===== config.mk =====
export PLATFORM = sky130hd
export DESIGN_NAME = SingleCycle_Top
export DESIGN_NICKNAME = SingleCycle_Top
export VERILOG_FILES = /design/flow/design.v
export SDC_FILE = /design/flow/constraint.sdc
export NUM_CORES = 4
export LEC_CHECK = 0
export CAP_MARGIN = 20
export CORE_MARGIN = 2
export CORE_UTILIZATION = 60
export SETUP_SLACK_MARGIN = 2.64
export SLEW_MARGIN = 20

===== constraint.sdc =====
create_clock -name core_clock -period 9.26 [get_ports {CLK}]
set_input_delay 1.8520 -clock core_clock [delete_from_list [all_inputs] [get_ports {CLK}]]
set_output_delay 1.8520 -clock core_clock [all_outputs]
set_load 0.01 [all_outputs]

===== design.v =====
package typedefs;
parameter NUM_OPS  = 32;
parameter WIDTH_OP = $clog2(NUM_OPS);
typedef enum logic[WIDTH_OP-1:0] {ALU_ADD , ALU_SUB , ALU_NOT , ALU_AND , ALU_OR , ALU_XOR , ALU_SLL , ALU_SRL , ALU_SLA , ALU_SRA , EQ , GRT , GTU , GTE , LTE , GEU , LEU, ALU_BSL} alu_opcode_t;
typedef enum logic[5:0] {
    ADD   = 6'b000000,
    SUB   = 6'b000001,
    NOT   = 6'b000010,
    AND   = 6'b000011,
    OR    = 6'b000100,
    XOR   = 6'b000101,
    SLL   = 6'b000110,
    SRL   = 6'b000111,
    SRA   = 6'b001000,
    ADDI  = 6'b001001,
    LUI   = 6'b001010,
    ANDI  = 6'b001011,
    ORI   = 6'b001100,
    XORI  = 6'b001101,
    BEQ   = 6'b001110,
    BNE   = 6'b001111,
    BLT   = 6'b010000,
    BGT   = 6'b010001,
    BGE   = 6'b010010,
    BLE   = 6'b010011,
    BLTU  = 6'b010100,
    BGTU  = 6'b010101,
    BGEU  = 6'b010110,
    BLEU  = 6'b010111,
    JAL   = 6'b011000,
    LW    = 6'b011001,
    SW    = 6'b011010,
    LAD   = 6'b011011,
    LOA   = 6'b011100
} opcode_t;
endpackage
module Mux2x1
( 
  input  [15:0] a   ,
  input  [15:0] b   ,
  input  sel ,
  output [15:0] out 
);
logic [15:0] aux;
assign out = aux;
always_comb begin
        aux = (sel == 1'b1) ? b : a;
end
endmodule
module Reg
#(
    parameter WIDTH = 16
)
(
    input  [WIDTH-1:0]  in,
    input               clk,
    input               rst,
    output [WIDTH-1:0]  out
);
logic [WIDTH-1:0] aux;
assign out = aux;
always_ff @(posedge clk or negedge rst) begin
    if (!rst) begin
        aux <= '0;
    end
    else begin
        aux <= in;
    end
end
endmodule
module RegFile
#(
    parameter WIDTH = 16,
    parameter DEPTH = 32,
    parameter ADDR_SIZE = $clog2(DEPTH)
)
(
    input  [ADDR_SIZE-1:0] a1,
    input  [ADDR_SIZE-1:0] a2,
    input  [WIDTH-1:0]     wdata,
    input                  we,
    input                  clk,
    input                  rst,
    output [WIDTH-1:0]     rd1,
    output [WIDTH-1:0]     rd2
);
logic [WIDTH-1:0] file [DEPTH-1:0];  
logic [WIDTH-1:0] out1, out2;
assign rd1 = out1;
assign rd2 = out2;
always_comb begin
	out1 = file[a1];
	out2 = file[a2];
end
always_ff @(negedge clk or negedge rst) begin
    if (!rst) begin
        integer i;
        for (i = 0; i < DEPTH; i = i + 1) begin
            file[i] <= '0;
        end
    end else if (we) begin
        file[a2] <= wdata;
    end
end
endmodule
import typedefs::*;
module ALU
#(
    parameter WIDTH    = 16
)
(
    input  [WIDTH-1:0]    a     ,
    input  [WIDTH-1:0]    b     ,
    input  typedefs::alu_opcode_t       opcode,
    output [WIDTH-1:0]    out   ,
    output                comp
);
logic [WIDTH-1:0] aux_out;
logic             aux_comp;
assign out = aux_out;
assign comp = aux_comp;
always_comb begin
    case (opcode)
        ALU_ADD : begin
            aux_out = (a + b);
            aux_comp = '0;
        end
        ALU_SUB : begin
            aux_out = (a - b);
            aux_comp = '0;
        end
        ALU_NOT : begin
            aux_out = ~a;
            aux_comp = '0;
        end
        ALU_AND : begin
            aux_out = (a & b);
            aux_comp = '0;
        end
        ALU_OR  : begin
            aux_out = (a | b);
            aux_comp = '0;
        end
        ALU_XOR : begin
            aux_out = (a ^ b);
            aux_comp = '0;
        end
        ALU_SLL : begin
            aux_out = (a << b);
            aux_comp = '0;
        end
        ALU_SRL : begin
            aux_out = (a >> b);
            aux_comp = '0;
        end
        ALU_SLA : begin
            aux_out = (a <<< b);
            aux_comp = '0;
        end
        ALU_SRA : begin
            aux_out = (a >>> b);
            aux_comp = '0;
        end
        EQ  : begin
            aux_out = '0;
            aux_comp = (signed'(a) == signed'(b)) ? '1 : '0;
        end
        GRT : begin
            aux_out = '0;
            aux_comp = (signed'(a) > signed'(b)) ? '1 : '0;
        end
        GTU : begin
            aux_out = '0;
            aux_comp = (a > b) ? '1 : '0;
        end
        GTE : begin
            aux_out = '0;
            aux_comp = (signed'(a) >= signed'(b)) ? '1 : '0;
        end
        LTE : begin
            aux_out = '0;
            aux_comp = (signed'(a) <= signed'(b)) ? '1 : '0;
        end
        GEU : begin
            aux_out = '0;
            aux_comp = (a >= b) ? '1 : '0;
        end
        LEU : begin
            aux_out = '0;
            aux_comp = (a <= b) ? '1 : '0;
        end
		  ALU_BSL : begin		 
            aux_out = (b << 8);
            aux_comp = '0;
        end
        default : begin
            aux_out = '0;
            aux_comp = '0;
        end
    endcase
end
endmodule
import typedefs::*;
module Controller
(
    input  logic        clk       ,
    input  typedefs::opcode_t     op        ,
    input  logic        comp      ,
    output logic        sel_PC    ,
    output logic        sum_imm   ,
    output logic        store_pc  ,
    output logic        reg_we    ,
    output logic        alu_imm   ,
    output typedefs::alu_opcode_t alu_ctrl  ,
    output logic        alu_bypass,
	 output logic			alu_feedback_in,
    output logic        mem_we    ,
    output logic        mem_bypass
);
always_comb begin
    case(op)
        ADD  : begin
            sel_PC     = '0;
            sum_imm    = '0;
            store_pc   = '0;
            reg_we     = '0;
            alu_imm    = '0;
            alu_ctrl   = ALU_ADD;
            alu_bypass = '0;
				alu_feedback_in = '0;
            mem_we     = '0;
            mem_bypass = '0;        
        end
        SUB  : begin
            sel_PC     = '0;
            sum_imm    = '0;
            store_pc   = '0;
            reg_we     = '0;
            alu_imm    = '0;
            alu_ctrl   = ALU_SUB;
            alu_bypass = '0;
				alu_feedback_in = '0;
            mem_we     = '0;
            mem_bypass = '0;        
        end
        NOT : begin
            sel_PC     = '0;
            sum_imm    = '0;
            store_pc   = '0;
            reg_we     = '0;
            alu_imm    = '0;
            alu_ctrl   = ALU_NOT;
            alu_bypass = '0;
				alu_feedback_in = '0;
            mem_we     = '0;
            mem_bypass = '0;        
        end
        AND  : begin
            sel_PC     = '0;
            sum_imm    = '0;
            store_pc   = '0;
            reg_we     = '0;
            alu_imm    = '0;
            alu_ctrl   = ALU_AND;
            alu_bypass = '0;
				alu_feedback_in = '0;
            mem_we     = '0;
            mem_bypass = '0;        
        end
        OR   : begin
            sel_PC     = '0;
            sum_imm    = '0;
            store_pc   = '0;
            reg_we     = '0;
            alu_imm    = '0;
            alu_ctrl   = ALU_OR;
            alu_bypass = '0;
				alu_feedback_in = '0;
            mem_we     = '0;
            mem_bypass = '0;        
        end
        XOR  : begin
            sel_PC     = '0;
            sum_imm    = '0;
            store_pc   = '0;
            reg_we     = '0;
            alu_imm    = '0;
            alu_ctrl   = ALU_XOR;
            alu_bypass = '0;
				alu_feedback_in = '0;
            mem_we     = '0;
            mem_bypass = '0;        
        end
        SLL  : begin
            sel_PC     = '0;
            sum_imm    = '0;
            store_pc   = '0;
            reg_we     = '0;
            alu_imm    = '0;
            alu_ctrl   = ALU_SLL;
            alu_bypass = '0;
				alu_feedback_in = '0;
            mem_we     = '0;
            mem_bypass = '0;        
        end
        SRL  : begin
            sel_PC     = '0;
            sum_imm    = '0;
            store_pc   = '0;
            reg_we     = '0;
            alu_imm    = '0;
            alu_ctrl   = ALU_SRL;
            alu_bypass = '0;
				alu_feedback_in = '0;
            mem_we     = '0;
            mem_bypass = '0;        
        end
        SRA  : begin
            sel_PC     = '0;
            sum_imm    = '0;
            store_pc   = '0;
            reg_we     = '0;
            alu_imm    = '0;
            alu_ctrl   = ALU_SRA;
            alu_bypass = '0;
				alu_feedback_in = '0;
            mem_we     = '0;
            mem_bypass = '0;        
        end
        ADDI : begin
            sel_PC     = '0;
            sum_imm    = '0;
            store_pc   = '0;
            reg_we     = '0;
            alu_imm    = '1;
            alu_ctrl   = ALU_ADD;
            alu_bypass = '0;
				alu_feedback_in = '1;
            mem_we     = '0;
            mem_bypass = '0;        
        end
        LUI  : begin
            sel_PC     = '0;
            sum_imm    = '0;
            store_pc   = '0;
            reg_we     = '0;
            alu_imm    = '1;
            alu_ctrl   = ALU_BSL;
            alu_bypass = '0;
				alu_feedback_in = '0;
            mem_we     = '0;
            mem_bypass = '0;        
        end
        ANDI : begin
            sel_PC     = '0;
            sum_imm    = '0;
            store_pc   = '0;
            reg_we     = '0;
            alu_imm    = '1;
            alu_ctrl   = ALU_AND;
            alu_bypass = '0;
				alu_feedback_in = '1;
            mem_we     = '0;
            mem_bypass = '0;        
        end
        ORI  : begin
            sel_PC     = '0;
            sum_imm    = '0;
            store_pc   = '0;
            reg_we     = '0;
            alu_imm    = '1;
            alu_ctrl   = ALU_OR;
            alu_bypass = '0;
				alu_feedback_in = '1;
            mem_we     = '0;
            mem_bypass = '0;        
        end
        XORI : begin
            sel_PC     = '0;
            sum_imm    = '0;
            store_pc   = '0;
            reg_we     = '0;
            alu_imm    = '1;
            alu_ctrl   = ALU_XOR;
            alu_bypass = '0;
				alu_feedback_in = '1;
            mem_we     = '0;
            mem_bypass = '0;        
        end
        BEQ  : begin
            sel_PC     = '0;
            if(comp == '1) 
                sum_imm = '1;
            else
                sum_imm = '0;
            store_pc   = '0;
            reg_we     = '0;
            alu_imm    = '0;
            alu_ctrl   = EQ;
				alu_feedback_in = '0;
            alu_bypass = '0;
            mem_we     = '0;
            mem_bypass = '0;
        end
        BNE  : begin
            sel_PC     = '0;
            if(comp == '0) 
                sum_imm = '1;
            else
                sum_imm = '0;
            store_pc   = '0;
            reg_we     = '0;
            alu_imm    = '0;
            alu_ctrl   = EQ;
				alu_feedback_in = '0;
            alu_bypass = '0;
            mem_we     = '0;
            mem_bypass = '0;
        end
        BGT  : begin
            sel_PC     = '0;
            if(comp == '1) 
                sum_imm = '1;
            else
                sum_imm = '0;
            store_pc   = '0;
            reg_we     = '0;
            alu_imm    = '0;
            alu_ctrl   = GRT;
				alu_feedback_in = '0;
            alu_bypass = '0;
            mem_we     = '0;
            mem_bypass = '0;
        end
        BLT  : begin
            sel_PC     = '0;
            if(comp == '0) 
                sum_imm = '1;
            else
                sum_imm = '0;
            store_pc   = '0;
            reg_we     = '0;
            alu_imm    = '0;
            alu_ctrl   = GRT;
				alu_feedback_in = '0;
            alu_bypass = '0;
            mem_we     = '0;
            mem_bypass = '0;
        end
        BGE  : begin
            sel_PC     = '0;
            if(comp == '1) 
                sum_imm = '1;
            else
                sum_imm = '0;
            store_pc   = '0;
            reg_we     = '0;
            alu_imm    = '0;
            alu_ctrl   = GTE;
				alu_feedback_in = '0;
            alu_bypass = '0;
            mem_we     = '0;
            mem_bypass = '0;
        end
        BLE : begin
            sel_PC     = '0;
            if(comp == '1) 
                sum_imm = '1;
            else
                sum_imm = '0;
            store_pc   = '0;
            reg_we     = '0;
            alu_imm    = '0;
            alu_ctrl   = LTE;
				alu_feedback_in = '0;
            alu_bypass = '0;
            mem_we     = '0;
            mem_bypass = '0;
        end
        BGTU : begin
            sel_PC     = '0;
            if(comp == '1) 
                sum_imm = '1;
            else
                sum_imm = '0;
            store_pc   = '0;
            reg_we     = '0;
            alu_imm    = '0;
            alu_ctrl   = GTU;
				alu_feedback_in = '0;
            alu_bypass = '0;
            mem_we     = '0;
            mem_bypass = '0;
        end
        BLTU : begin
            sel_PC     = '0;
            if(comp == '0) 
                sum_imm = '1;
            else
                sum_imm = '0;
            store_pc   = '0;
            reg_we     = '0;
            alu_imm    = '0;
            alu_ctrl   = GTU;
				alu_feedback_in = '0;
            alu_bypass = '0;
            mem_we     = '0;
            mem_bypass = '0;
        end
        BGEU : begin
            sel_PC     = '0;
            if(comp == '1) 
                sum_imm = '1;
            else
                sum_imm = '0;
            store_pc   = '0;
            reg_we     = '0;
            alu_imm    = '0;
            alu_ctrl   = GEU;
				alu_feedback_in = '0;
            alu_bypass = '0;
            mem_we     = '0;
            mem_bypass = '0;
        end
        BLEU : begin
            sel_PC     = '0;
            if(comp == '1) 
                sum_imm = '1;
            else
                sum_imm = '0;
            store_pc   = '0;
            reg_we     = '0;
            alu_imm    = '0;
            alu_ctrl   = LEU;
				alu_feedback_in = '0;
            alu_bypass = '0;
            mem_we     = '0;
            mem_bypass = '0;
        end
        JAL  : begin
            sel_PC     = '1;
            sum_imm    = '0;
            store_pc   = '1;
            reg_we     = '1;
            alu_imm    = '0;
            alu_ctrl   = ALU_ADD;
            alu_bypass = '0;
				alu_feedback_in = '0;
            mem_we     = '0;
            mem_bypass = '0;
        end
        LW   : begin
            sel_PC     = '0;
            sum_imm    = '0;
            store_pc   = '0;
            reg_we     = '1;
            alu_imm    = '0;
            alu_ctrl   = ALU_ADD;
            alu_bypass = '0;
				alu_feedback_in = '0;
            mem_we     = '0;
            mem_bypass = '0;
        end
        SW   : begin
            sel_PC     = '0;
            sum_imm    = '0;
            store_pc   = '0;
            reg_we     = '0;
            alu_imm    = '0;
            alu_ctrl   = ALU_ADD;
            alu_bypass = '0;
				alu_feedback_in = '0;
            mem_we     = '1;
            mem_bypass = '0;
        end
        LAD  : begin
            sel_PC     = '0;
            sum_imm    = '0;
            store_pc   = '0;
            reg_we     = '1;
            alu_imm    = '0;
            alu_ctrl   = ALU_ADD;
            alu_bypass = '0;
				alu_feedback_in = '0;
            mem_we     = '0;
            mem_bypass = '1;
        end
        LOA  : begin
            sel_PC     = '0;
            sum_imm    = '0;
            store_pc   = '0;
            reg_we     = '0;
            alu_imm    = '0;
            alu_ctrl   = ALU_ADD;
            alu_bypass = '1;
				alu_feedback_in = '0;
            mem_we     = '0;
            mem_bypass = '0;
        end
        default : begin
            sel_PC     = '0;
            sum_imm    = '0;
            store_pc   = '0;
            reg_we     = '0;
            alu_imm    = '0;
            alu_ctrl   = ALU_ADD;
            alu_bypass = '0;
				alu_feedback_in = '0;
            mem_we     = '0;
            mem_bypass = '0;
        end
    endcase
end
endmodule
import typedefs::*;
module SingleCycle_Top
(
	input				CLK	,
	input				RST	,
	output [9:0]	IMEM_ADDR	,
	input	 [15:0]	IMEM_RDATA	,
	output [9:0]	DMEM_ADDR	,
	output [15:0]	DMEM_WDATA	,
	output			DMEM_WE		,
	input	 [15:0]	DMEM_RDATA
);
	wire [15:0] sel_pc_out;
	wire [15:0] pc_out;
	wire [15:0] im_out;
	wire [15:0] alu_in;
	wire [15:0] rd1;
	wire [15:0] rd2;
	wire [15:0] alu_imm_out;
	wire [15:0] alu_out;
	wire [15:0] alu_bypass_out;
	wire [15:0] aux_out;
	wire [15:0] mem_out;
	wire [15:0] mem_bypass_out;
	wire [15:0] store_pc_out;
	wire [15:0] sum_imm_out;
	wire               comp;
	wire               sel_pc;    
	wire               sum_imm;   
	wire               store_pc;  
	wire               reg_we;    
	wire               alu_imm;   
	typedefs::alu_opcode_t alu_ctrl;  
	wire               alu_bypass;
	wire					 alu_feedback_in;
	wire               mem_we;    
	wire               mem_bypass;
	Controller control_block(
		.clk(CLK), 
		.op(typedefs::opcode_t'(im_out[15:10])), 
		.comp(comp), 
		.sel_PC(sel_pc), 
		.sum_imm(sum_imm), 
		.store_pc(store_pc), 
		.reg_we(reg_we), 
		.alu_imm(alu_imm), 
		.alu_ctrl(alu_ctrl), 
		.alu_bypass(alu_bypass),
		.alu_feedback_in(alu_feedback_in),
		.mem_we(mem_we), 
		.mem_bypass(mem_bypass)
	);
	Mux2x1 feedback_mux(
		.a(rd1), 
		.b(aux_out), 
		.sel(alu_feedback_in), 
		.out(alu_in)
	);
	Mux2x1 pc_mux(
		.a(pc_out + sum_imm_out), 
		.b(aux_out), 
		.sel(sel_pc), 
		.out(sel_pc_out)
	);
	Mux2x1 sum_imm_mux(
		.a(16'h1), 
		.b(aux_out), 
		.sel(sum_imm), 
		.out(sum_imm_out)
	);
	Reg pc(
		.in(sel_pc_out), 
		.clk(CLK),
		.rst(RST), 
		.out(pc_out)
	);
	assign IMEM_ADDR = pc_out[9:0];
	assign im_out    = IMEM_RDATA;
	RegFile reg_file(
		.a1(im_out[9:5]), 
		.a2(im_out[4:0]), 
		.wdata(store_pc_out), 
		.we(reg_we), 
		.clk(CLK),
		.rst(RST),
		.rd1(rd1), 
		.rd2(rd2)
	);
	Mux2x1 alu_imm_mux(
		.a(rd2), 
		.b({8'h0, im_out[7:0]}), 
		.sel(alu_imm), 
		.out(alu_imm_out)
	);
	ALU my_alu(
		.a(alu_in), 
		.b(alu_imm_out), 
		.opcode(alu_ctrl), 
		.out(alu_out), 
		.comp(comp)
	);
	Mux2x1 alu_bypass_mux(
		.a(alu_out), 
		.b(alu_imm_out), 
		.sel(alu_bypass), 
		.out(alu_bypass_out)
	);
	Reg aux(
		.in(alu_bypass_out), 
		.clk(CLK), 
		.rst(RST),
		.out(aux_out)
	);
	assign DMEM_ADDR  = aux_out[9:0];
	assign DMEM_WDATA = rd2;
	assign DMEM_WE    = mem_we;
	assign mem_out    = DMEM_RDATA;
	Mux2x1 mem_bypass_mux(
		.a(mem_out), 
		.b(aux_out), 
		.sel(mem_bypass), 
		.out(mem_bypass_out)
	);
	Mux2x1 store_pc_mux(
		.a(mem_bypass_out), 
		.b(pc_out), 
		.sel(store_pc), 
		.out(store_pc_out)
	);
endmodule

===== run.sh =====
#!/bin/bash
# the make line also repeats each setting of config.mk as NAME=value (left out here)
make -C /OpenROAD-flow-scripts/flow DESIGN_CONFIG=/design/flow/config.mk WORK_HOME=/design/flow/orfs CLKGATE_MAP_FILE= finish

==> run notes, run 1 <==
In this run, synthesis inferred 0 flip-flops with an integrated enable. Counting the buffers created by CTS gives 58. The synthesized netlist devotes 0.312% of its cell area to XOR and XNOR gates. The run stopped with a tool error.

When the netlist entered floorplanning its net count stood at 4,195. Note, the detailed placer reported a final HPWL of 130,000 um. Per the synthesis report, the dominant area consumer among library cells is sky130_fd_sc_hd__dfrtn_1.

Total global-route track usage over all layers is 86.1%. The post-synthesis cell area is 33,700 sq um. The cell count after synthesis came out at 4,095. Per the CTS log, the root buffer master is sky130_fd_sc_hd__clkbuf_16.

For the cell count in the Yosys report, the log shows 4,095. The last stage reached was 5_1_grt. Average size of a mapped cell: 8.23 sq um. The tools report the post-place setup slack as -2.71 ns.

71 I/O pins were placed. The number of H-tree branching levels is 2, and the total overflow reported by the global router is 376. Most frequently used flop master after synthesis: sky130_fd_sc_hd__dfrtn_1.

The dominant kind of combinational cell was simple AND/OR/NAND/NOR gates. In the synthesized netlist the async set-or-reset flop fraction comes to 100%. After floorplanning, the die was sized to cover 58,100 sq um.

The tools report the number of distinct library cell variants in the gate-level netlist after synthesis as 114. For this run, the register share of the synthesized area comes to 40.4%. Measured along the x axis, the die boundary spans 241 um. Yosys attributes the largest share of cell area to sky130_fd_sc_hd__dfrtn_1 38%, sky130_fd_sc_hd__o21ai_0 8.8%, sky130_fd_sc_hd__nand2_1 7.2%. The area fraction of the largest cell type after synthesis is 38.0%.

Per the synthesis report, the simple-gate share of the synthesized area is 25.6%. In the synthesized netlist, mux cells make up 2.61% of the area. The initial utilization of the core area, before any placement, comes to 61.0%. The tool reported: "[ERROR GRT-0232] Routing congestion too high. Check the congestion heatmap in the GUI". The run gives 33,700 sq um for the chip area line of the yosys report. During synthesis, Yosys emitted a total of 6 warnings.

Per the detailed placement report, the placed cell area equals 41,900 sq um. The die outline height is 241 um, and the post-synthesis share of cell area spent on full adders, half adders and majority gates is 2.52%. For reference, the top cells by count after synthesis are 643 x sky130_fd_sc_hd__nand2_1, 592 x sky130_fd_sc_hd__o21ai_0, 512 x sky130_fd_sc_hd__dfrtn_1.

The area inside the core boundary was 55,300 sq um; the number of core rows was 86. With the area share of and-or/or-and cells after synthesis at 22.2%, the register bit count reported by yosys is 544. The most frequently used cell type in the post-synthesis netlist was sky130_fd_sc_hd__nand2_1. Per the placement log, port buffering inserted 70 buffers. The number of clock sinks came to 544. The maximum buffer depth of the clock tree was 3; the final estimated routing congestion in global placement was 1.21.
through the flow:
step | total power (W) | instances
after floorplan | 0.00327 | 4095
after detailed placement | 0.00399 | 5435
after CTS | 0.00671 | 5600
after global placement | 0.00395 | 5435
layer usage:
layer  track usage, %  GRT overflow
met1             88.2            62
met2             94.8           170
met3             79.3            41
met4             78.9            98
met5             60.4             5
timing repair:
item / in CTS
pin swaps: 146
resized: 369
hold buffers: 0
setup buffers: 56
setup endpoints to repair: 921
gates cloned: 2
==> inputs of run 2 (changes only) <==
Settings changed: CAP_MARGIN 20 to 10, CORE_UTILIZATION 60 to 36, CTS_CLUSTER_DIAMETER from default to 22, CTS_CLUSTER_SIZE from default to 35, GPL_TIMING_DRIVEN from default to 1, MAX_ROUTING_LAYER from default to met5, MIN_ROUTING_LAYER from default to met1, PLACE_DENSITY_LB_ADDON from default to 0.15, SETUP_SLACK_MARGIN 2.64 to default, TNS_END_PERCENT from default to 80.
Clock period 9.26 ns to 20.3 ns, I/O delays scaled along.
==> run 2 against run 1 <==
The run now finishes clean. Synthesized cell count unchanged. Synthesized area unchanged. Die area up 65%.
==> run notes, run 2 <==
For the maximum buffer depth of the clock tree, the log shows 3 (unchanged). The register area came out at 13,600 sq um. With the clock group total power at 0.00302 W, the total CTS buffers is 199 (+240%). With the instance area at placement at 35,700 sq um (-15%), the share of flip-flops with an asynchronous set or reset is 100% (unchanged).

Largest delay contributor family on the critical path: AND-OR/OR-AND gates. The half-perimeter wire length of the detailed placement result was 126,000 um (-3.1%); the peak per-stage delay on the critical path was 0.69 ns. In this run the worst setup path terminates at pc.aux[14]. The final layout contains 4,242 nets. Endpoints with negative setup slack in the final report add up to 0. The most frequently used flop master after synthesis is sky130_fd_sc_hd__dfrtn_1. The biggest slice of the total power is consumed by the clock network. The cell resize tally after clock tree synthesis came out at 0 (-100%). Once layout is complete, the utilization of the core stands at 45.8%. The quantity of I/O buffers inserted on ports works out to 70 (unchanged).

With the top-area cell type share of the netlist area at 38.0% (unchanged), the via total after detailed routing is 36,800. The power report lists cell-internal power as 0.00346 W. The number of hold violations in the final report is 0, and the top-level port count is 71 (unchanged).

The count of buffer and inverter cells on the critical path came out at 2. The net count after synthesis came out at 4,195 (unchanged). Number of standard cells after synthesis: 4,095 (unchanged). For reference, the top cells by count after synthesis are 643 x sky130_fd_sc_hd__nand2_1, 592 x sky130_fd_sc_hd__o21ai_0, 512 x sky130_fd_sc_hd__dfrtn_1. For this run the top cell type by instance count after synthesis was sky130_fd_sc_hd__nand2_1.

In this run, power in combinational logic comes to 0.000474 W. In this run, the combinational gates consume 10.0% of the power. The register bit count reported by yosys came out at 544 (unchanged).

The tools report the post-synthesis cell area as 33,700 sq um (unchanged). Most numerous cell on the critical path: sky130_fd_sc_hd__o21ai_0. Max-slew check failures listed in the final report amount to 0. The run gives 35,000 as the number of global-route vias before repair. STA classifies the critical path endpoint as a flip-flop. With the fraction of synthesized cell area in xor and xnor cells at 0.312% (unchanged), the post-synthesis share of cell area spent on full adders, half adders and majority gates is 2.52% (unchanged). With the number of enable flip-flop cells at 0 (unchanged), the worst-margin pin slew is 1.26 ns.

The worst setup path is launched from a flip-flop. Setup slack on the critical path of the routed design comes to 1.15 ns. The logs give 4,095 (unchanged) for the cell count in the Yosys report and 0.109 ns for the worst clock skew.

In the final timing run, aggregate negative setup slack is 0 ns. Per the timing report, the biggest fanout along the worst path comes to 23. With the die outline height at 310 um (+29%), the post-place setup slack is 1.26 ns (+3.98 ns). Worst min-delay path class: reg -> reg.

The quantity of hold-fixing buffers added after cts was 0 (unchanged); the power attributed to sequential cells was 0.00123 W. The final estimated routing congestion in global placement is 1.01 (-17%), and the part of the power in the clock network is 63.9%. The logs give 0 for the total of max-cap violations and 26.1% for the part of the power in registers. After the first detailed-routing iteration, the DRC count stood at 5,902. Data on the critical path is required at its endpoint by 20.96 ns. The logs give 96,100 sq um (+65%) for the overall die area and 0 (-100%) for the total setup buffers inserted after CTS. With the average size of a mapped cell at 8.23 sq um (unchanged), the initial antenna violation count is 15. For reference, the top cells by area after synthesis are sky130_fd_sc_hd__dfrtn_1 38%, sky130_fd_sc_hd__o21ai_0 8.8%, sky130_fd_sc_hd__nand2_1 7.2%. IR analysis of the VDD net gives a maximum drop of 0.0000730 V. For this run, the number of standard cells in the final layout without fillers is 5,578. The standard cell with the maximum stage delay on the critical path was sky130_fd_sc_hd__a31oi_2.

The run gives 93,000 sq um (+68%) for the area inside the core boundary. The largest net degree at the start of global routing came out at 131. The number of cells on the worst hold path is listed as 2. Data on the critical path arrives at its endpoint at 19.82 ns. The area share of and-or/or-and cells after synthesis came out at 22.2% (unchanged). The worst setup path startpoint was reg_file.file[24][0].

Looking at hold timing, the worst path starts from reg_file.file[17][0]. The tree is rooted in a sky130_fd_sc_hd__clkbuf_16. The run gives 25.6% (unchanged) for the fraction of the mapped netlist area in simple logic gates. The worst register-to-register path ends at pc.aux[14]. The run gives 33,700 sq um (unchanged) as the chip area line of the yosys report. The number of H-tree branching levels was 4 (+2). The total overflow reported by the global router was 0.

The run finished with no timing, DRC or antenna violations. The number of core rows was 112 (+30%). Sum of routed wire length over all layers: 192,000 um. The worst-case reg-to-reg setup slack stands at 1.15 ns.

The final report gives the standard cell area, fillers excluded, as 42,600 sq um. The timing report gives the clock slew at the launch and capture registers of the worst setup and hold paths as 0.04 ns. The run gives 6 for the number of optimization iterations in the first detailed-route pass.

The global-route wire length before repair is 269,000 um, and the cell count along the critical path is 32. Per the layout report, the design carries 9,185 filler cells. The synthesized design spends more area on one cell type than any other, namely sky130_fd_sc_hd__dfrtn_1. Length in cells of the worst reg-to-reg path: 32. The yosys warning tally was 6 (unchanged); the average wire length per cell after detail routing was 34.4 um. TritonCTS sink count: 544 (unchanged). The width of the die was 310 um (+29%); the leakage dissipation was 18.7 nW. Per the skew report, the later register of the worst-skew pair sees a clock latency of 0.78 ns. The tools report the area of the multi-input gates as 18,300 sq um.

For the number of distinct library cell variants in the gate-level netlist after synthesis, the log shows 114 (unchanged). With the number of DRC violations after detailed routing at 0, the overall routing resource usage is 39.6%. The remaining number of nets flagged by the antenna check after routing was 0; the worst slew margin relative to its limit was 15.8%. From synthesis to final layout, the design area changed by 26.3%. The share of the core filled by cells before placement came out at 36.2% (-25 points). The area fraction in mux cells came out at 2.61% (unchanged). The cell count after placement came out at 5,195 (-4.4%).

TritonCTS built the clock tree. Total power normalized to cell area comes to 111 nW/um^2. The hold path endpoint is reg_file.file[17][0]. The startpoint of the most critical register-to-register path is reg_file.file[24][0]. The critical setup path kind was reg -> reg.

The dominant kind of combinational cell was simple AND/OR/NAND/NOR gates. Setup repair after global routing left no endpoint under its margin. For the post-synthesis sequential area ratio, the log shows 40.4% (unchanged).

The total net switching power was 0.00126 W; the average vias per placed instance was 6.59. The power report shows net switching accounting for 26.7% of the total. In this run the tools logged warnings totalling 64.
[run 2: final cells by class]
| class | instances | share of cell area [%] |
|---|---|---|
| Clock buffer | 307 | 14.3 |
| Tap cell | 1254 | 3.69 |
| Sequential cell | 544 | 32.0 |
| Inverter | 70 | 0.623 |
| Multi-Input combinational cell | 3080 | 42.9 |
| Antenna cell | 11 | 0.0647 |
| Clock inverter | 65 | 1.73 |
| Timing Repair Buffer | 247 | 4.76 |
[run 2: stage by stage]
| stage | hold slack [ns] | power (W) |
|---|---|---|
| 2_1_floorplan | 0.410 | 0.00148 |
| 3_3_place_gp | 0.428 | 0.00170 |
| 3_5_place_dp | 0.431 | 0.00170 |
| 4_1_cts | 0.431 | 0.00471 |
| 5_1_grt | 0.464 | 0.00484 |
| 6_report | 0.433 | 0.00472 |
[run 2: layer usage]
layer | wire (um) | track usage (%)
met4 | 16000 | 29.5
met2 | 81000 | 57.8
met1 | 71400 | 49.0
met5 | 49 | 0
met3 | 23700 | 12.5
==> inputs of run 3 (changes only) <==
Settings changed: CAP_MARGIN 10 to 20, CORE_UTILIZATION 36 to 34, CTS_CLUSTER_DIAMETER 22 to default, CTS_CLUSTER_SIZE 35 to default, GPL_TIMING_DRIVEN 1 to default, MAX_ROUTING_LAYER met5 to default, MIN_ROUTING_LAYER met1 to default, PLACE_DENSITY_LB_ADDON 0.15 to default, TNS_END_PERCENT 80 to default.
Clock period 20.3 ns to 15.6 ns, I/O delays scaled along.
==> run 3 against run 2 <==
Synthesized cell count stayed put. Register-to-register slack worse by 0.69 ns. Routed wire length is 5.7% lower. Core utilization is 6.3 points lower. Critical path depth is 4 higher. Cell count is 2.4% lower. Die area is 5.8% higher. Design area is 9.0% lower. Non-clock buffer count is 97 higher. Worst hold slack worse by 0.0047 ns. Via count is 1.3% lower. First-iteration DRC count is 7.3% higher. Largest cell class unchanged. Largest power group is now registers. Highest routed layer unchanged.
==> run notes, run 3 <==
The run finished with no timing, DRC or antenna violations. The logs give 0 (unchanged) for the remaining number of nets flagged by the antenna check after routing and 0.429 ns (-0.00467 ns) for the hold slack. Number of H-tree branching levels: 2 (-2).

The global-route wire length before repair was 255,000 um (-5.3%); the share of flip-flops with an asynchronous set or reset was 100% (unchanged). Sorting the synthesized cells by how often they occur yields 643 x sky130_fd_sc_hd__nand2_1, 592 x sky130_fd_sc_hd__o21ai_0, 512 x sky130_fd_sc_hd__dfrtn_1. Net count after synthesis: 4,195 (unchanged).

The run gives 8.23 sq um (unchanged) for the average size of a mapped cell. With the largest net degree at the start of global routing at 124 (-5.3%), the clock transition at the registers of the reported paths is 0.06 ns (+0.02 ns). The average vias per placed instance is 6.66 (+1.1%), and the peak per-stage delay on the critical path is 0.45 ns (-0.24 ns). The cell-internal power was 0.00261 W (-25%). In this run the clock root is driven by a sky130_fd_sc_hd__clkbuf_16. The quantity of hold-fixing buffers added after cts was 0 (unchanged); the power attributed to sequential cells was 0.00159 W (+29%).

The overall die area came out at 102,000 sq um (+5.8%). The run gives 1.03 (+2.0%) as the final estimated routing congestion in global placement. The required time of the critical path was 16.18 ns (-4.78 ns). The count of buffer and inverter cells on the critical path was 6 (+4); the fraction of synthesized cell area in xor and xnor cells was 0.312% (unchanged). Startpoint of the worst hold path: reg_file.file[17][0]. The register bit count reported by yosys works out to 544 (unchanged). The fraction of the mapped netlist area in simple logic gates came out at 25.6% (unchanged).

The logs give 0.00119 W (-5.9%) for the total net switching power and 5,445 (-2.4%) for the final cell count without fillers. The run gives 36 (+13%) for the cell count along the critical path. The TritonCTS sink count came out at 544 (unchanged).

The run gives 2.52% (unchanged) for the post-synthesis share of cell area spent on full adders, half adders and majority gates. The power per unit of standard cell area is 97.9 nW/um^2 (-12%). The kind of cell with the highest combined delay along the critical path is AND-OR/OR-AND gates.

For the number of core rows, the log shows 115 (+2.7%). STA shows the worst min-delay path finishing at reg_file.file[17][0]. For the cell count after placement, the log shows 5,325 (+2.5%). For the critical path data arrival time, the log shows 15.72 ns (-4.10 ns).

The logs give 0 (unchanged) for the total setup buffers inserted after CTS and 14 (-1) for the initial antenna violation count. The tools report the area inside the core boundary as 98,300 sq um (+5.6%). With the total overflow reported by the global router at 0 (unchanged), the number of DRC violations after detailed routing is 0 (unchanged).

The area share of and-or/or-and cells after synthesis was 22.2% (unchanged). The worst setup path is launched from a flip-flop. The met2 usage in global routing came out at 49.3% (-8.4 points).

The die outline height was 319 um (+2.9%). Share of the core filled by cells before placement: 34.3% (-1.9 points). The run gives 114 (unchanged) for the number of distinct library cell variants in the gate-level netlist after synthesis. The startpoint of the most critical register-to-register path is reg_file.file[24][0]. Proportion of power drawn by combinational gates: 17.1% (+7.1 points). The yosys warning tally came out at 6 (unchanged).

Top fanout value on the critical path: 8 (-65%). The run gives 8.63% (-7.2 points) for the worst slew margin relative to its limit. The width of the die works out to 319 um (+2.9%).

The worst setup path is captured at a flip-flop. The number of warning messages in the logs was 67 (+4.7%); the number of optimization iterations in the first detailed-route pass was 9 (+3). The quantity of I/O buffers inserted on ports came out at 70 (unchanged). The tools report the maximum vdd drop as 0.0000966 V (+32%).

The number of enable flip-flop cells is 0 (unchanged). The part of the power in registers is 42.0% (+16 points), and the worst-margin pin slew is 1.37 ns (+0.110 ns). The cell type that accounts for the most area after synthesis is sky130_fd_sc_hd__dfrtn_1.

The clock group total power is 0.00155 W (-49%). Setup slack on the worst flop-to-flop path: 0.46 ns (-0.69 ns). The dominant kind of combinational cell was simple AND/OR/NAND/NOR gates. The tools report the setup TNS as 0 ns (unchanged).

The critical setup path kind is reg -> reg. The run gives 0 (unchanged) as the total count of max-transition violations in the final report. Area overhead of the layout relative to synthesis: 14.9%. The top-area cell type share of the netlist area is 38.0% (unchanged).

sky130_fd_sc_hd__nand2_1 is the most common cell in the netlist. The via total after detailed routing came out at 36,300 (-1.3%). In this run the worst setup path begins at reg_file.file[24][0]. The instance area at placement was 36,600 sq um (+2.4%); the leakage dissipation was 16.8 nW (-9.9%). The run gives 33,700 sq um (unchanged) for the post-synthesis cell area. The worst min-delay path class was reg -> reg. The critical path endpoint was pc.aux[14]. The tools report the chip area line of the yosys report as 33,700 sq um (unchanged). For reference, the top cells by area after synthesis are sky130_fd_sc_hd__dfrtn_1 38%, sky130_fd_sc_hd__o21ai_0 8.8%, sky130_fd_sc_hd__nand2_1 7.2%.

TritonCTS built the clock tree. Power group with the largest share: registers. The logs give 33,800 (-3.6%) for the number of global-route vias before repair and 0 (unchanged) for the total of max-cap violations.

Half-perimeter wire length of the detailed placement result: 120,000 um (-4.9%). The tools report the number of standard cells after synthesis as 4,095 (unchanged). Worst clock skew: 0.0785 ns (-0.0303 ns). The run gives 4,095 (unchanged) for the cell count in the Yosys report. The run gives 181,000 um (-5.7%) as the sum of routed wire length over all layers. The post-route cell area came out at 38,700 sq um (-9.0%). Standard cell with the maximum stage delay on the critical path: sky130_fd_sc_hd__fa_1. The tools report the number of hold violations in the final report as 0 (unchanged).

The part of the power in the clock network is 40.9% (-23 points), and the clock insertion delay at the later pin of the skew report is 0.69 ns (-0.09 ns). For the post-route total power, the log shows 0.00379 W (-20%). The run gives 0.000648 W (+37%) for the power drawn by the combinational cells.

The logs give 42.9% (-6.0 points) for the global routing usage on met1 and 40.4% (unchanged) for the post-synthesis sequential area ratio. The length in cells of the worst reg-to-reg path was 36 (+13%). Number of instances on the worst hold path: 2 (unchanged). The maximum buffer depth of the clock tree was 3 (unchanged); the share of total power consumed by net switching was 31.3% (+4.6 points). The area fraction in mux cells is 2.61% (unchanged). met2 is the most crowded layer. The tools report the initial detailed-routing violation count as 6,332 (+7.3%).

The run gives 0 (unchanged) for the final setup violation count. The overall routing resource usage came out at 34.5% (-5.1 points). For this run, the leading register cell type out of synthesis is sky130_fd_sc_hd__dfrtn_1. The number of nets in the layout was 4,201 (-0.97%). The critical register-to-register path endpoint is pc.aux[14].

Total CTS buffers: 61 (-69%). The average wire length per cell after detail routing was 33.3 um (-3.4%). With the top-level port count at 71 (unchanged), the met3 track utilization from global routing is 13.6% (+1.1 points).
[run 3: final cells by class]
cell class | instances | area, sq um
Fill cell | 10100 | 59500
Timing Repair Buffer | 344 | 2870
Clock buffer | 89 | 1760
Clock inverter | 23 | 342
Multi-Input combinational cell | 3080 | 18300
Antenna cell | 8 | 20.0
Tap cell | 1287 | 1610
Sequential cell | 544 | 13600
Inverter | 70 | 265
[run 3: timing repair]
item	in CTS	in global routing
cloned	0	0
resized	1	14
endpoints found under the setup margin	1	3
pin swaps	0	2
[run 3: layer usage]
metal	share of wire [%]	wire (um)	up-vias
met4	8.2	14800	10
met5	0.040	73	-
met2	41	73400	3024
li1	-	-	15000
met3	15	26600	909
met1	37	66300	17300
[run 3: per-stage QoR]
step	utilization [%]	setup slack (ns)
after CTS	39.4	0.0189
after global routing	39.4	-0.0134
after global placement	37.2	-0.0166
after floorplan	-	0.366
final	39.4	0.460
after detailed placement	37.2	-0.0768
==> inputs of run 4 (changes only) <==
Settings changed: ABC_AREA from default to 1, CAP_MARGIN 20 to 35, CORE_UTILIZATION 34 to 40, CTS_CLUSTER_SIZE from default to 49, GPL_ROUTABILITY_DRIVEN from default to 0, HOLD_SLACK_MARGIN from default to 0.29, MIN_ROUTING_LAYER from default to met2, PLACE_DENSITY from default to 0.86, SETUP_SLACK_MARGIN from default to 0.19, TNS_END_PERCENT from default to 50.
Clock period 15.6 ns to 16.0 ns, I/O delays scaled along.
==> run 4 against run 3 <==
Synthesized area shrank 1.2%. Synthesized cell count grew 17%. Die area shrank 16%. The run now fails in 5_1_grt.
==> run notes, run 4 <==
The flow did not finish. The tools report the last stage reached as 5_1_grt. The first error in the log reads "[ERROR GRT-0116] Global routing finished with congestion. Check the congestion regions in the DRC Viewer". The library cell with the largest summed area after synthesis is sky130_fd_sc_hd__dfrtn_1. Share of the core filled by cells before placement: 40.5% (+6.2 points).

For the overall routing resource usage, the log shows 75.7%. The fraction of the mapped netlist area in simple logic gates is 31.2% (+5.5 points), and the register bit count reported by yosys is 544 (unchanged). The instance area at placement is 35,300 sq um (-3.4%), and the share of flip-flops with an asynchronous set or reset is 100% (unchanged). The number of standard cells after synthesis was 4,805 (+17%). The run gives 6.93 sq um (-16%) for the average size of a mapped cell.

Number of H-tree branching levels: 2 (unchanged). The post-synthesis sequential area ratio was 40.9% (+0.50 points). Yosys attributes the largest share of cell area to sky130_fd_sc_hd__dfrtn_1 38%, sky130_fd_sc_hd__nand2_1 18%, sky130_fd_sc_hd__o21ai_0 9.8%. The logs give 0 (-1) for the cell resize tally after clock tree synthesis and 33,300 sq um (-1.2%) for the chip area line of the yosys report.

After synthesis, the largest family of logic cells by area is simple AND/OR/NAND/NOR gates. The post-synthesis share of cell area spent on full adders, half adders and majority gates is 2.55% (+0.031 points). The most frequently used cell type in the post-synthesis netlist was sky130_fd_sc_hd__nand2_1. The die outline height came out at 293 um (-8.3%). Overall die area: 85,600 sq um (-16%).

The post-synthesis cell area is 33,300 sq um (-1.2%). For the quantity of hold-fixing buffers added after cts, the log shows 0 (unchanged). Counting instances in the post-synthesis netlist gives the leading cell types as 1,586 x sky130_fd_sc_hd__nand2_1, 652 x sky130_fd_sc_hd__o21ai_0, 512 x sky130_fd_sc_hd__dfrtn_1. The area fraction in mux cells works out to 0% (-2.6 points). The run gives 793 for the total overflow reported by the global router. The root buffer cell chosen for the clock tree is sky130_fd_sc_hd__clkbuf_16. The number of core rows was 105 (-8.7%); the net count after synthesis was 4,905 (+17%). The run gives 0 (unchanged) for the total setup buffers inserted after CTS. TritonCTS sink count: 544 (unchanged). The yosys warning tally is 6 (unchanged), and the quantity of I/O buffers inserted on ports is 70 (unchanged). With the half-perimeter wire length of the detailed placement result at 104,000 um (-13%), the area inside the core boundary is 82,200 sq um (-16%).

The area share of and-or/or-and cells after synthesis was 16.8% (-5.4 points); the top-area cell type share of the netlist area was 38.5% (+0.47 points). The top-level port count is 71 (unchanged), and the width of the die is 293 um (-8.3%). With the cell count in the Yosys report at 4,805 (+17%), the fraction of synthesized cell area in xor and xnor cells is 0.421% (+0.11 points). The most frequently used flop master after synthesis was sky130_fd_sc_hd__dfrtn_1. For the total CTS buffers, the log shows 56 (-8.2%).

The maximum buffer depth of the clock tree was 3 (unchanged); the number of distinct library cell variants in the gate-level netlist after synthesis was 51 (-55%). The number of enable flip-flop cells is 0 (unchanged).
==> run 4: layer usage <==
metal / track usage, % / GRT overflow
met1: - / -
met2: 75.3 / 154
met3: 84.6 / 430
met4: 65.1 / 139
met5: 60.1 / 70
==> run 4: metrics by stage <==
stage	power [W]	util, %	cells	hold WS, ns	setup slack [ns]
2_1_floorplan	0.00187	-	4805	0.414	1.90
3_3_place_gp	0.00210	42.7	5763	0.427	1.13
3_5_place_dp	0.00211	42.9	5775	0.433	0.963
4_1_cts	0.00346	45.2	5877	0.434	0.925
==> inputs of run 5 (changes only) <==
Settings changed: CAP_MARGIN 35 to 40, CORE_ASPECT_RATIO from default to 1.73, CORE_UTILIZATION 40 to 47, CTS_CLUSTER_SIZE 49 to 98, GPL_ROUTABILITY_DRIVEN 0 to default, HOLD_SLACK_MARGIN 0.29 to 0.04, MIN_ROUTING_LAYER met2 to default, PLACE_DENSITY 0.86 to default, SETUP_SLACK_MARGIN 0.19 to default, TNS_END_PERCENT 50 to 5.
Clock period 16.0 ns to 9.89 ns, I/O delays scaled along.
==> run 5 against run 4 <==
The run again fails in 5_1_grt. Synthesized cell count unchanged. Synthesized area unchanged. Die area down 15%.
==> run notes, run 5 <==
The final estimated routing congestion in global placement came out at 1.21. Yosys warning tally: 6 (unchanged). The quantity of I/O buffers inserted on ports is 70 (unchanged), and the area fraction in mux cells is 0% (unchanged). The library cell with the largest summed area after synthesis was sky130_fd_sc_hd__dfrtn_1. The last stage reached was 5_1_grt.

The width of the die was 206 um (-29%). The area share of and-or/or-and cells after synthesis works out to 16.8% (unchanged). The run gives -1.38 ns (-2.34 ns) for the post-place setup slack. The instance area at placement came out at 40,700 sq um (+15%). The number of distinct library cell variants in the gate-level netlist after synthesis is 51 (unchanged), and the post-synthesis cell area is 33,300 sq um (unchanged).

The average size of a mapped cell is 6.93 sq um (unchanged). The commonest cells after synthesis are 1,586 x sky130_fd_sc_hd__nand2_1, 652 x sky130_fd_sc_hd__o21ai_0, 512 x sky130_fd_sc_hd__dfrtn_1. The synthesis report names the predominant flop master as sky130_fd_sc_hd__dfrtn_1.

The run gives 70,300 sq um (-15%) as the area inside the core boundary. With the number of H-tree branching levels at 2 (unchanged), the die outline height is 354 um (+21%). The half-perimeter wire length of the detailed placement result is 155,000 um (+48%), and the top-level port count is 71 (unchanged).

The post-synthesis share of cell area spent on full adders, half adders and majority gates is 2.55% (unchanged). With the total CTS buffers at 55 (-1.8%), the top-area cell type share of the netlist area is 38.5% (unchanged). For reference, the top logic cell family by area is simple AND/OR/NAND/NOR gates. The number of enable flip-flop cells is 0 (unchanged).

For the maximum buffer depth of the clock tree, the log shows 3 (unchanged). The tool reported: "[ERROR GRT-0116] Global routing finished with congestion. Check the congestion regions in the DRC Viewer". Ranked by total cell area, the synthesized netlist is headed by sky130_fd_sc_hd__dfrtn_1 38%, sky130_fd_sc_hd__nand2_1 18%, sky130_fd_sc_hd__o21ai_0 9.8%.

Fraction of the mapped netlist area in simple logic gates: 31.2% (unchanged). The TritonCTS sink count was 544 (unchanged); the share of flip-flops with an asynchronous set or reset was 100% (unchanged). Number of standard cells after synthesis: 4,805 (unchanged). The run gives 4,805 (unchanged) as the cell count in the Yosys report. Summed over all routing layers, the global router reports a total usage of 69.4%. Quantity of hold-fixing buffers added after cts: 0 (unchanged). Looking at the gate-level netlist, the highest instance count belongs to sky130_fd_sc_hd__nand2_1. The share of the core filled by cells before placement is 47.4% (+6.9 points). The register bit count reported by yosys is 544 (unchanged), and the net count after synthesis is 4,905 (unchanged). The flow did not finish. Post-synthesis sequential area ratio: 40.9% (unchanged). The global route stage reports its total congestion overflow as 370. The fraction of synthesized cell area in xor and xnor cells works out to 0.421% (unchanged). With the chip area line of the yosys report at 33,300 sq um (unchanged), the overall die area is 73,100 sq um (-15%). The number of core rows is 128 (+22%).

Clock tree synthesis selected as its root buffer the cell sky130_fd_sc_hd__clkbuf_16.
## run 5: routing by layer
layer / GRT overflow / global-route usage [%]
met2: 220 / 89.2
met5: 0 / 15.2
met1: 1 / 71.6
met3: 0 / 48.6
met4: 149 / 65.7
## run 5: stage by stage
stage	setup TNS, ns	std cells
after floorplan	-2.22	4805
after global placement	-11.72	6304
after detailed placement	-11.48	6305
after CTS	-6.72	6439
## run 5: timing repair
item / in CTS
setup endpoints to repair: 19
buffers inserted: 33
pin swaps: 40
resized: 48
==> inputs of run 6 (changes only) <==
Settings changed: ABC_AREA 1 to 0, CAP_MARGIN 40 to 15, CELL_PAD_IN_SITES_DETAIL_PLACEMENT from default to 1, CELL_PAD_IN_SITES_GLOBAL_PLACEMENT from default to 2, CORE_ASPECT_RATIO 1.73 to 1.42, CORE_MARGIN 2 to 4, CORE_UTILIZATION 47 to 24, CTS_CLUSTER_DIAMETER from default to 312, CTS_CLUSTER_SIZE 98 to 12, GPL_ROUTABILITY_DRIVEN from default to 0, HOLD_SLACK_MARGIN 0.04 to default, MAX_ROUTING_LAYER from default to met4, PLACE_DENSITY_LB_ADDON from default to 0.17, SLEW_MARGIN 20 to 30, TNS_END_PERCENT 5 to default.
Clock period 9.89 ns to 16.0 ns, I/O delays scaled along.
==> run 6 against run 5 <==
Now clean on timing, DRC and antenna. Die area grew 100%. Synthesized cell count is 15% lower. Synthesized area grew 1.2%.
==> run notes, run 6 <==
The flow ran to the end and the layout has no timing, DRC or antenna violations. The startpoint of the most critical register-to-register path was reg_file.file[24][0]. The share of total power consumed by net switching came out at 34.5%. For the cell resize tally after clock tree synthesis, the log shows 0 (-100%). Along the critical path, the tally of buffer and inverter instances is 4.

The die outline height is 455 um (+28%), and the number of hold violations in the final report is 0. The logs give 33,700 sq um (+1.2%) for the chip area line of the yosys report and 163 (+27%) for the number of core rows. The script logs the ratio of routed vias to standard cells as 6.03.

The endpoint identified for the worst register-to-register timing path is pc.aux[14]. The power group with the largest share was registers. The area inside the core boundary came out at 139,000 sq um (+98%). Relative to the synthesized area, the layout overhead comes to 15.5%. In this run, the clock network consumes 34.5% of the power.

The fraction of synthesized cell area in xor and xnor cells was 0.312% (-0.11 points). The worst-case reg-to-reg setup slack stands at 0.58 ns. The number of enable flip-flop cells works out to 0 (unchanged). The most frequently used cell type in the post-synthesis netlist is sky130_fd_sc_hd__nand2_1. In this run the maximum-capacitance check reported violations numbering 0. The sum of routed wire length over all layers is 233,000 um.

In this design, the stage delay of the slowest critical-path cell is 0.46 ns. The area of the multi-input gates came out at 18,300 sq um. The total count of max-transition violations in the final report is 0. The worst-margin pin slew was 1.07 ns.

The dominant kind of combinational cell is simple AND/OR/NAND/NOR gates. Looking at the clock tree report, the root buffer type is sky130_fd_sc_hd__clkbuf_16. For reference, the top cells by count after synthesis are 643 x sky130_fd_sc_hd__nand2_1, 592 x sky130_fd_sc_hd__o21ai_0, 512 x sky130_fd_sc_hd__dfrtn_1. The register bit count reported by yosys was 544 (unchanged). Setup repair after global routing left no endpoint under its margin.

Logic depth along the worst register-to-register path is recorded as 34. The share of the core filled by cells before placement was 24.2% (-23 points); the global-route wire length before repair was 318,000 um. Of the total power, registers draw 45.3%.

For the post-synthesis sequential area ratio, the log shows 40.4% (-0.50 points). In the hold timing report, the worst path depth is 2. The worst setup path startpoint is reg_file.file[24][0]. The run gives 16.6 nW for the leakage dissipation. The final timing report gives a worst setup slack of 0.580 ns. Per the layout report, the design carries 16,400 filler cells. The number of distinct library cell variants in the gate-level netlist after synthesis was 114 (+120%).

Note that the worst hold path type here is reg -> reg. With the total CTS buffers at 51 (-7.3%), the critical path data arrival time is 15.98 ns. Cell count along the critical path: 34. The maximum buffer depth of the clock tree came out at 3 (unchanged).

TritonCTS built the clock tree. With the number of global-route vias before repair at 36,600, the number of standard cells after synthesis is 4,095 (-15%). The top-level port count was 71 (unchanged).

In the final routed layout, each cell accounts on average for 39.0 um. The via total after detailed routing came out at 36,000. The run gives 3,768 for the initial detailed-routing violation count. In this run the most critical hold path is launched from reg_file.file[17][0]. The tools report the critical path launch point type as a flip-flop. The run gives 2 (unchanged) for the number of H-tree branching levels. For the post-place setup slack, the log shows 0.0314 ns (+1.41 ns). With the cell count in the Yosys report at 4,095 (-15%), the net count after synthesis is 4,195 (-14%). The tools report the number of DRC violations after detailed routing as 0.

Power per unit of standard cell area: 87.8 nW/um^2. The post-synthesis share of cell area spent on full adders, half adders and majority gates is 2.52% (-0.031 points). The final report gives the core utilization as 27.9%. The area share of and-or/or-and cells after synthesis works out to 22.2% (+5.4 points). Among cell families on the critical path, the largest total delay comes from AND-OR/OR-AND gates.

Across all stage logs, warnings added up to 69. With the total setup buffers inserted after CTS at 0 (-100%), the power drawn by the combinational cells is 0.000691 W. The critical path endpoint was pc.aux[14]. Summed over the clock group, the power is 0.00118 W.

The detail route stage leaves a number of antenna-violating nets equal to 0. The final setup violation count was 0. The width of the die was 323 um (+56%). Library cell with the largest summed area after synthesis: sky130_fd_sc_hd__dfrtn_1. The clock reaches the later pin of the worst-skew pair after 0.70 ns.

The top fanout value on the critical path is 3. The run gives 544 (unchanged) as the TritonCTS sink count. The run gives 0.432 ns for the hold slack. Post-synthesis cell area: 33,700 sq um (+1.2%).

The fraction of the mapped netlist area in simple logic gates works out to 25.6% (-5.5 points). Looking at the critical path, the single cell with the biggest stage delay is sky130_fd_sc_hd__fa_1. The average size of a mapped cell is 8.23 sq um (+19%).

With the top-area cell type share of the netlist area at 38.0% (-0.47 points), the power attributed to sequential cells is 0.00155 W. The largest net degree at the start of global routing was 131. With the cell-internal power at 0.00224 W, the proportion of power drawn by combinational gates is 20.2%. The tools report the number of optimization iterations in the first detailed-route pass as 5. The quantity of I/O buffers inserted on ports was 70 (unchanged). The share of flip-flops with an asynchronous set or reset was 100% (unchanged). The maximum vdd drop is 0.0000761 V. The run gives 20 as the initial antenna violation count. The area fraction in mux cells was 2.61% (+2.6 points). The switching component of the power was reported as 0.00118 W. The data required time reported for the critical path is 16.56 ns. After layout, the setup clock skew is reported as 0.0962 ns. Quantity of hold-fixing buffers added after cts: 0 (unchanged). The most frequently used flop master after synthesis was sky130_fd_sc_hd__dfrtn_1. STA classifies the critical path endpoint as a flip-flop.

The worst slew margin relative to its limit is 28.3%. By area the synthesized netlist is led by sky130_fd_sc_hd__dfrtn_1 38%, sky130_fd_sc_hd__o21ai_0 8.8%, sky130_fd_sc_hd__nand2_1 7.2%. The run gives 0 as the total overflow reported by the global router. The yosys warning tally came out at 6 (unchanged). Across the whole layout, storage elements account for 13,600 sq um.

The endpoint of the worst hold path is reported as reg_file.file[17][0]. The run gives 32.0% as the overall routing resource usage. The critical setup path kind is reg -> reg.

In the final design database the tool counted 4,233 nets. The overall die area is 147,000 sq um (+100%). For reference, the clock transition at the flip-flops on the worst setup and hold paths is 0.07 ns. The half-perimeter wire length of the detailed placement result is 163,000 um (+5.4%).
run 6: per-stage QoR:
stage	cell area [sq um]	total power (W)	cells	setup TNS [ns]
floorplan	33700	0.00187	4095	0
global placement	37500	0.00225	5892	-0.0309
detailed placement	37600	0.00225	5895	0
CTS	38900	0.00343	5954	0
global route	38900	0.00353	5964	0
finish	38900	0.00342	5968	0
run 6: layout make-up:
class	count	share of cell area (%)
antenna	14	0.0900
clock buffer	57	3.34
clock inverter	2	0.0450
inverter	70	0.681
multi-input combinational	3080	47.1
sequential	544	35.0
tap	1815	5.83
timing repair buffer	386	7.99
run 6: metal layers:
| layer | GRT usage [%] | part of all wire, % | wire length (um) | up-vias |
|---|---|---|---|---|
| met1 | 35.2 | 37 | 86700 | 18500 |
| met5 | - | 0 | 0 | - |
| met2 | 52.3 | 47 | 110000 | 1687 |
| met4 | 24.0 | 9.5 | 22100 | 0 |
| met3 | 4.86 | 6.1 | 14100 | 752 |
| li1 | - | - | - | 15000 |
==> inputs of run 7 (changes only) <==
Settings changed: ABC_AREA 0 to 1, CAP_MARGIN 15 to 20, CELL_PAD_IN_SITES_DETAIL_PLACEMENT 1 to default, CELL_PAD_IN_SITES_GLOBAL_PLACEMENT 2 to default, CORE_ASPECT_RATIO 1.42 to default, CORE_MARGIN 4 to 2, CORE_UTILIZATION 24 to 59, CTS_CLUSTER_DIAMETER 312 to default, CTS_CLUSTER_SIZE 12 to 98, GPL_ROUTABILITY_DRIVEN 0 to default, MAX_ROUTING_LAYER met4 to default, PLACE_DENSITY_LB_ADDON 0.17 to default, SLEW_MARGIN 30 to 20.
Clock period 16.0 ns to 14.3 ns, I/O delays scaled along.
==> run 7 against run 6 <==
Still clean on timing, DRC and antenna. Non-clock buffer count fell by 145. Worst hold slack improved by 0.0011 ns. First-iteration DRC count is 130% higher. Sequential share of layout area grew 1.6 points. Critical path type unchanged. Largest cell class unchanged.
==> run notes, run 7 <==
TritonCTS built the clock tree. In this design, the critical path's most frequently occurring cell is sky130_fd_sc_hd__nand2_1. The number of optimization iterations in the first detailed-route pass was 13 (+8); the clock transition at the registers of the reported paths was 0.06 ns (about the same). Power drawn by the combinational cells: 0.000671 W (-3%). The total net switching power was 0.00126 W (+7.2%).

The run gives 39,000 (+8.3%) as the via total after detailed routing. Power group with the largest share: registers. Proportion of power drawn by combinational gates: 16.5% (-3.7 points). The logs give 0 (unchanged) for the quantity of hold-fixing buffers added after cts and 6 (unchanged) for the yosys warning tally. Maximum vdd drop: 0.000111 V (+45%). Top-area cell type share of the netlist area: 38.5% (+0.47 points). Counting instances in the post-synthesis netlist gives the leading cell types as 1,586 x sky130_fd_sc_hd__nand2_1, 652 x sky130_fd_sc_hd__o21ai_0, 512 x sky130_fd_sc_hd__dfrtn_1.

The hold path endpoint was reg_file.file[16][5]. The run gives 11.4% (-17 points) as the worst slew margin relative to its limit. The worst min-delay path class is reg -> reg. The setup TNS came out at 0 ns (unchanged).

Critical setup path kind: reg -> reg. The part of the power in the clock network is 40.7% (+6.2 points). The worst setup path startpoint is reg_file.file[5][3]. With the filler cell count in the final layout at 5,057 (-69%), the average vias per placed instance is 6.95 (+15%). The dominant kind of combinational cell is simple AND/OR/NAND/NOR gates. The flow ran to the end and the layout has no timing, DRC or antenna violations.

Setup slack on the worst flop-to-flop path: 0.56 ns (-0.02 ns). The tools report the worst clock skew as 0.0491 ns (-0.0471 ns). The cell count along the critical path came out at 42 (+24%).

Sum of routed wire length over all layers: 167,000 um (-28%). The run gives 55.9% (+24 points) as the overall routing resource usage. Per the timing report, the most critical flop-to-flop path finishes at pc.aux[15].

The largest delay contributor family on the critical path is AND-OR/OR-AND gates. By area the synthesized netlist is led by sky130_fd_sc_hd__dfrtn_1 38%, sky130_fd_sc_hd__nand2_1 18%, sky130_fd_sc_hd__o21ai_0 9.8%. The final setup violation count came out at 0 (unchanged).

The remaining number of nets flagged by the antenna check after routing came out at 0 (unchanged). The cell-internal power is 0.00279 W (+25%). According to the timing report, the critical path is captured at pc.aux[15]. The logs give 17.7 nW (+6.1%) for the leakage dissipation and 0 (unchanged) for the total count of max-transition violations in the final report. Worst-margin pin slew: 1.33 ns (+0.255 ns). With the average size of a mapped cell at 6.93 sq um (-16%), the initial antenna violation count is 10 (-50%).

The length in cells of the worst reg-to-reg path was 42 (+24%); the area share of and-or/or-and cells after synthesis was 16.8% (-5.4 points). The run gives 0.00174 W (+10%) as the power attributed to sequential cells. Most frequently used flop master after synthesis: sky130_fd_sc_hd__dfrtn_1.

Sorting the synthesis cell report by count puts at the top sky130_fd_sc_hd__nand2_1. Die outline height: 242 um (-47%). The tools report the number of hold violations in the final report as 0 (unchanged). sky130_fd_sc_hd__dfrtn_1 takes more of the synthesized area than any other cell. With the required time of the critical path at 14.85 ns (-1.71 ns), the width of the die is 242 um (-25%). Share of flip-flops with an asynchronous set or reset: 100% (unchanged). The tools report the number of H-tree branching levels as 2 (unchanged). The peak per-stage delay on the critical path was 0.37 ns (-0.09 ns); the register bit count reported by yosys was 544 (unchanged). The number of nets in the layout is 4,897 (+16%), and the number of DRC violations after detailed routing is 0 (unchanged).

The tools report the CTS root buffer as sky130_fd_sc_hd__clkbuf_16. Area fraction in mux cells: 0% (-2.6 points). With the power per unit of standard cell area at 109 nW/um^2 (+24%), the share of total power consumed by net switching is 31.1% (-3.3 points).

The utilization after layout is 66.5% (+39 points), and the number of warning messages in the logs is 68 (-1.4%). For the initial detailed-routing violation count, the log shows 8,501 (+130%). The TritonCTS sink count was 544 (unchanged). Hold slack: 0.433 ns (+0.00106 ns). Per the STA report, the cell with the highest stage delay on the worst path is sky130_fd_sc_hd__ha_1.

The post-synthesis share of cell area spent on full adders, half adders and majority gates is 2.55% (+0.031 points), and the number of standard cells after synthesis is 4,805 (+17%). Total of max-cap violations: 0 (unchanged). The number of core rows came out at 87 (-47%). The net count after synthesis is 4,905 (+17%). The run gives 33,300 sq um (-1.2%) as the post-synthesis cell area. The run gives 1.11 for the final estimated routing congestion in global placement.

STA classifies the critical path endpoint as a flip-flop. The area inside the core boundary is 56,100 sq um (-60%), and the quantity of I/O buffers inserted on ports is 70 (unchanged). The run gives 51 (-55%) for the number of distinct library cell variants in the gate-level netlist after synthesis. The fraction of the mapped netlist area in simple logic gates is 31.2% (+5.5 points), and the number of global-route vias before repair is 34,400 (-6.1%). For the post-synthesis sequential area ratio, the log shows 40.9% (+0.50 points). For the total overflow reported by the global router, the log shows 0 (unchanged). For the largest net degree at the start of global routing, the log shows 125 (-4.6%).

The number of enable flip-flop cells is 0 (unchanged). The fraction of synthesized cell area in xor and xnor cells works out to 0.421% (+0.11 points). The critical path data arrival time was 14.29 ns (-1.69 ns); the count of buffer and inverter cells on the critical path was 2 (-2). The overall die area is 58,400 sq um (-60%).

The part of the power in registers came out at 42.8% (-2.5 points). The startpoint identified for the worst register-to-register timing path is reg_file.file[5][3]. The tools report the critical path launch point type as a flip-flop. The clock group total power was 0.00165 W (+40%). Number of instances on the worst hold path: 2 (unchanged). Clock insertion delay at the later pin of the skew report: 0.66 ns (-0.04 ns). Setup repair after global routing left no endpoint under its margin. Top-level port count: 71 (unchanged).

The run gives 116,000 um (-29%) for the half-perimeter wire length of the detailed placement result. The area overhead of the layout relative to synthesis is 11.9%, and the average wire length per cell after detail routing is 29.8 um (-24%). The chip area line of the yosys report is 33,300 sq um (-1.2%).

The startpoint of the worst hold path is reg_file.file[16][5]. The maximum buffer depth of the clock tree was 3 (unchanged); the cell count in the Yosys report was 4,805 (+17%). The share of the core filled by cells before placement was 59.4% (+35 points). The total CTS buffers came out at 59 (+16%).

The top fanout value on the critical path was 8 (+5). The global-route wire length before repair came out at 239,000 um (-25%).
==> run 7: per-stage QoR <==
step                cell area, sq um  total power, W  worst slack [ns]  std cells
finish                         37300         0.00406             0.557       5609
global route                   37200         0.00415           0.00577       5598
CTS                            37200         0.00399             0.272       5597
detailed placement             35200         0.00238             0.286       5491
global placement               35100         0.00237             0.327       5490
floorplan                      33300         0.00209              1.05       4805
==> run 7: metal layers <==
layer	global-route usage, %	up-vias	routed length (um)
met1	71.8	17700	58000
met4	34.4	16	15300
li1	-	15900	-
met2	71.1	4183	60000
met3	32.3	1139	33600
met5	1.96	-	273
==> run 7: layout make-up <==
type | instances | area [sq um] | share of cell area (%)
timing repair buffer | 241 | 2080 | 5.59
multi-input combinational | 3570 | 17100 | 46.0
sequential | 544 | 13600 | 36.5
tap | 756 | 946 | 2.54
inverter | 381 | 1430 | 3.84
clock buffer | 87 | 1720 | 4.62
antenna | 11 | 27.5 | 0.0739
clock inverter | 19 | 298 | 0.799
==> run 7: repair_timing <==
item	CTS	global route
buffers inserted	0	1
setup endpoints to repair	0	5
resized	0	12
Power is estimated from default activity; no workload was simulated.
